Design matrix_mul, start of the top module:
module matrix_mul(
    input wire clk,
    input wire reset,
    input wire start,
    input wire [8:0][7:0] matrix_a,
    input wire [8:0][7:0] matrix_b,
    output reg [8:0][15:0] result,
    output reg done
);
make LEC_CHECK=0 CAP_MARGIN=40 CORE_ASPECT_RATIO=0.5 CORE_MARGIN=2 CORE_UTILIZATION=55 CTS_CLUSTER_DIAMETER=376 CTS_CLUSTER_SIZE=80 HOLD_SLACK_MARGIN=-0.07 SLEW_MARGIN=5 TNS_END_PERCENT=15 finish   # period 10.0 ns
run.sh (not shown) runs the stock make flow with config.mk's settings and CLKGATE_MAP_FILE=.
The starting point produced a clean layout.
Next try:
--- a/flow/config.mk
+++ b/flow/config.mk
@@ -8,2 +8,3 @@
-export CAP_MARGIN = 40
-export CORE_ASPECT_RATIO = 0.5
+export ABC_AREA = 1
+export CAP_MARGIN = 0
+export CORE_ASPECT_RATIO = 0.51
@@ -13 +14 @@
-export CTS_CLUSTER_SIZE = 80
+export CTS_CLUSTER_SIZE = 90
After rerunning: The changed run finished clean. Core utilization decreases by 1.6 points. Sequential share of layout area drops by 0.47 points. Clock-buffer cell count is higher by 1. Maximum frequency increases by 2.6%.
Next try:
==> flow/config.mk (replaced) <==
export PLATFORM = sky130hd
export DESIGN_NAME = matrix_mul
export DESIGN_NICKNAME = matrix_mul
export VERILOG_FILES = /design/flow/design.v
export SDC_FILE = /design/flow/constraint.sdc
export NUM_CORES = 4
export LEC_CHECK = 0
export CAP_MARGIN = 20
export CORE_MARGIN = 2
export CORE_UTILIZATION = 40
export SETUP_SLACK_MARGIN = 2.41
export SLEW_MARGIN = 15
Effect:
- sequential share of layout area goes up by 0.34 points
- hold slack is about the same
- cell count goes down by about a fifth
- global-route usage goes down by 11 points
- area after synthesis goes down by a few percent
- cell area goes down slightly
- worst setup slack is better by 0.26 ns
- wire length goes down by about a fifth

Starting RTL as in the previous note.
==> flow/design.v (excerpt) <==
module matrix_mul(
    input wire clk,
    input wire reset,
    input wire start,
    input wire [8:0][7:0] matrix_a,
    input wire [8:0][7:0] matrix_b,
    output reg [8:0][15:0] result,
    output reg done
);
Settings: LEC_CHECK=0, ABC_AREA=1, CAP_MARGIN=10, CELL_PAD_IN_SITES_DETAIL_PLACEMENT=1, CORE_ASPECT_RATIO=0.81, CORE_MARGIN=2, CORE_UTILIZATION=27, CTS_CLUSTER_DIAMETER=127, CTS_CLUSTER_SIZE=67, GPL_ROUTABILITY_DRIVEN=0, GPL_TIMING_DRIVEN=1, HOLD_SLACK_MARGIN=0.03, PLACE_DENSITY=0.6, SLEW_MARGIN=20, TNS_END_PERCENT=60; clock period 5.05 ns.
The starting point produced a layout that fails on negative setup slack.
Next try:
Settings changed: ABC_AREA 1 to unset, CAP_MARGIN 10 to 20, CELL_PAD_IN_SITES_DETAIL_PLACEMENT 1 to unset, CORE_ASPECT_RATIO 0.81 to unset, CORE_UTILIZATION 27 to 40, CTS_CLUSTER_DIAMETER 127 to unset, CTS_CLUSTER_SIZE 67 to unset, GPL_ROUTABILITY_DRIVEN 0 to unset, GPL_TIMING_DRIVEN 1 to unset, HOLD_SLACK_MARGIN 0.03 to unset, TNS_END_PERCENT 60 to unset.
Clock period 5.05 ns to 7.91 ns, I/O delays scaled along.
Outcome: This time the run completed without violations. Die size shrinks by about 35%. Cell area shrinks by 16%. Via count shrinks by about 32%. Count of clock-buffer cells in the layout does not change. Wire length shrinks by about 40%. Core utilization grows by 13 points. Global-route usage shrinks by 0.55 points.
Next try:
Settings changed: CORE_UTILIZATION 40 to 66, PLACE_DENSITY 0.6 to unset, TNS_END_PERCENT set to 70.
Clock period 7.91 ns to 6.67 ns, I/O delays scaled along.
With this change the flow died in global routing.
Die area decreases by well over a third.
Synthesized cell count stays the same.
Area after synthesis does not change.
Next try:
Settings changed: CORE_UTILIZATION 66 to 40, PLACE_DENSITY set to 0.6, TNS_END_PERCENT 70 to unset.
Clock period 6.67 ns to 10.0 ns, I/O delays scaled along.
This time the run ran to the end with no violations.
Die area goes up by 63%.
Synthesized cell count stays the same.
Area after synthesis stays the same.
Next try:
Settings changed: CAP_MARGIN 20 to 10, CELL_PAD_IN_SITES_GLOBAL_PLACEMENT set to 0, CORE_MARGIN 2 to 8, CORE_UTILIZATION 40 to 71, CTS_CLUSTER_DIAMETER set to 31, PLACE_DENSITY 0.6 to unset, SETUP_SLACK_MARGIN set to 1.51, SLEW_MARGIN 20 to 15, TNS_END_PERCENT set to 65.
Outcome:
- sequential share of layout area is higher by 0.43 points
- via count goes up by a quarter to a third
- sequential cell count stays the same
- register-to-register slack loses 0.42 ns
- worst hold slack improved by 0.071 ns
- critical path depth rises by 6
- worst setup slack is worse by 0.42 ns
- cell count shrinks by roughly a tenth
- clock-buffer cell count came out higher by 1

## v13
Starting RTL as in the previous note.
clock: 6.57 ns
lec_check: 0
cap_margin: 20
cell_pad_in_sites_global_placement: 0
core_aspect_ratio: 0.86
core_margin: 2
core_utilization: 66
cts_cluster_diameter: 125
gpl_timing_driven: 1
max_routing_layer: met4
slew_margin: 20
tns_end_percent: 75
v13 is listed as incomplete: the tool reported an error in global routing (5_1_grt) and the run ended there.
For v18, these inputs were changed with respect to v13:
- a change of CORE_ASPECT_RATIO from 0.86 to 0.5
- a change of TNS_END_PERCENT from 75 to 5
- an added PLACE_DENSITY of 0.56
- a change of CORE_UTILIZATION from 66 to 61
- an added SETUP_SLACK_MARGIN of -0.34
- a deleted CTS_CLUSTER_DIAMETER that had been 125
- a change of MAX_ROUTING_LAYER from met4 to met5
- a change of the clock period (ns, I/O delays scaled along) from 6.57 to 4.39
Notes after the runs:
- | v18 | all stages done | FAIL | setup timing |
- Lower die boundary height was reported by v18, not v13.
- As far as mux share of post-synthesis cell area goes, v13 and v18 are indistinguishable; the numbers are identical.
- v13 -> v18: chip area line of the yosys report flat
- Going from v13 to v18, the die outline width was found to have gone up by about 35%.
- Total core area, v18 vs v13: up by a few percent
- Between v13 and v18, worst setup timing slack at the placement stage is higher for v13, v18 comes in under that.
- Cell count after placement (v18 over v13): increase, 4.5%
- Buffer count from post-CTS setup fixing in v18 vs v13: up 13
- Changes observed in v18 relative to v13: area after detailed placement went up about 4%, die area went up 8.3%.
Setup changes, v18 to v46
- removing CORE_ASPECT_RATIO (formerly 0.5)
- removing CELL_PAD_IN_SITES_GLOBAL_PLACEMENT (formerly 0)
- removing PLACE_DENSITY (formerly 0.56)
- removing GPL_TIMING_DRIVEN (formerly 1)
- changing SETUP_SLACK_MARGIN from -0.34 to -0.35
- setting HOLD_SLACK_MARGIN to 0.3 for the first time
- changing CORE_UTILIZATION from 61 to 59
- removing MAX_ROUTING_LAYER (formerly met5)
- removing TNS_END_PERCENT (formerly 5)
[summary]
- Completing all stages was not enough for v46: its layout failed the final checks because of setup timing.
- Diff v18..v46 | post-synthesis net count | unchanged
- [compare] base=v18 new=v46: sequential share of cell area flat; design area flat.
- Of v46 and v18, the lower detailed placer's ending HPWL belongs to v46.
- v46 gives less routed wire length than v18 did.
- Max average wire length per cell after detail routing across v46 and v18: v18
- Relative to v18, worst-case setup margin in the final layout has gone up in v46.
- Summary: with v18 as the reference, first-iteration DRC count in v46 moved down by more than half.
diff inputs: v46 => v56
- removing HOLD_SLACK_MARGIN (formerly 0.3)
- changing SETUP_SLACK_MARGIN from -0.35 to 1.15
- setting CTS_CLUSTER_SIZE to 87 for the first time
- setting TNS_END_PERCENT to 5 for the first time
Notes after the runs:
- v56 and v46: no clean run
- v56 ran in full, but the layout does not pass; the checks complain about setup timing.
- Hold slack deteriorates in v56 relative to v46.
- Re last weighted congestion value of the routability-driven placer: v56 is about 5% up on v46.
- On final cell count, v56 and v46 are basically level.
- v46 vs v56, highest layer used for signal routing: met4 vs met5
- After detailed routing, v46 needs less wire than v56.
- Looking at routing usage on met3, v56 sits 1.9 points higher than v46 does.

yarrow:
Starting RTL as in the previous note.
make LEC_CHECK=0 CAP_MARGIN=0 CELL_PAD_IN_SITES_GLOBAL_PLACEMENT=0 CORE_MARGIN=8 CORE_UTILIZATION=40 CTS_CLUSTER_DIAMETER=31 SETUP_SLACK_MARGIN=1.51 SLEW_MARGIN=15 finish   # period 10.0 ns
yarrow: no failed stages, no open violations at the end
diff inputs: yarrow => quartz
- CELL_PAD_IN_SITES_DETAIL_PLACEMENT now 2, previously not set
- CORE_ASPECT_RATIO now 1.14, previously not set
- TNS_END_PERCENT now 65, previously not set
- CORE_UTILIZATION now 71, was 40
- CTS_CLUSTER_DIAMETER now 163, was 31
- CTS_CLUSTER_SIZE now 87, previously not set
- CAP_MARGIN now 5, was 0
### Flow results
- quartz | ERROR | detailed placement
- Comparing quartz against yarrow, there is no change at all in area share of and/or/nand/nor cells after synthesis.
- quartz against yarrow: die height down about 18%, routability congestion estimate flat.
- Per the comparison of quartz with yarrow, core outline area dropped 44%, die outline width dropped 27%.
- Comparing quartz against yarrow, there is no change at all in count of buffers inserted at the top-level ports.
- On quartz: full die area is about 40% lower than what yarrow gave.
- yarrow and quartz ended up with roughly the same netlist area before placement.
- Going from yarrow to quartz, the standard-cell row count was found to have gone down by 20%.
- Mean cell area of the mapped netlist: yarrow vs quartz identical
[inputs] onyx vs quartz
- a change of SLEW_MARGIN from 15 to 5
- a change of CORE_MARGIN from 8 to 2
- a change of CTS_CLUSTER_SIZE from 87 to 80
- a deleted CELL_PAD_IN_SITES_GLOBAL_PLACEMENT that had been 0
- an added HOLD_SLACK_MARGIN of -0.07
- a change of CORE_UTILIZATION from 71 to 55
- a change of CAP_MARGIN from 5 to 25
- a deleted CELL_PAD_IN_SITES_DETAIL_PLACEMENT that had been 2
- a change of CORE_ASPECT_RATIO from 1.14 to 1.86
- a change of CTS_CLUSTER_DIAMETER from 163 to 376
- a change of SETUP_SLACK_MARGIN from 1.51 to 1.97
- a change of TNS_END_PERCENT from 65 to 15
- Of quartz and onyx, just one finished clean: onyx.
- Stage in which a tool error killed quartz: detailed placement.
- Delta (onyx minus quartz): number of core rows now larger; core box area now larger.
- Compare quartz and onyx | starting utilization of the core area lower: onyx
- As far as area figure in the yosys stat output goes, onyx and quartz are indistinguishable; the numbers are identical.
- In onyx, the global placer's final weighted congestion came out 0.061 above the value in quartz.
Modified inputs, ember compared to onyx
- a change of CORE_UTILIZATION from 55 to 59
- a deleted HOLD_SLACK_MARGIN that had been -0.07
- a deleted CORE_ASPECT_RATIO that had been 1.86
- a deleted TNS_END_PERCENT that had been 15
- a deleted CTS_CLUSTER_DIAMETER that had been 376
- a change of CAP_MARGIN from 25 to 20
- a change of SLEW_MARGIN from 5 to 20
- a deleted SETUP_SLACK_MARGIN that had been 1.97
- a deleted CTS_CLUSTER_SIZE that had been 80
- a change of the clock period (ns, I/O delays scaled along) from 10.0 to 4.39
Results
In ember the implementation ran to completion but is not tape-out ready, as the final checks report negative setup slack. Compared with onyx, ember degrades pre-CTS worst setup slack. Diff onyx -> ember: flip-flop count was more or less identical; length of the first detailed-routing pass in iterations now smaller; average detailed-routed wire length per instance increased 3.2 µm; delay of the slowest cell on the worst path +0.06 ns; number of maximum-capacitance constraint violations flat. met2 routing resource usage after global routing was lower in onyx than in ember.
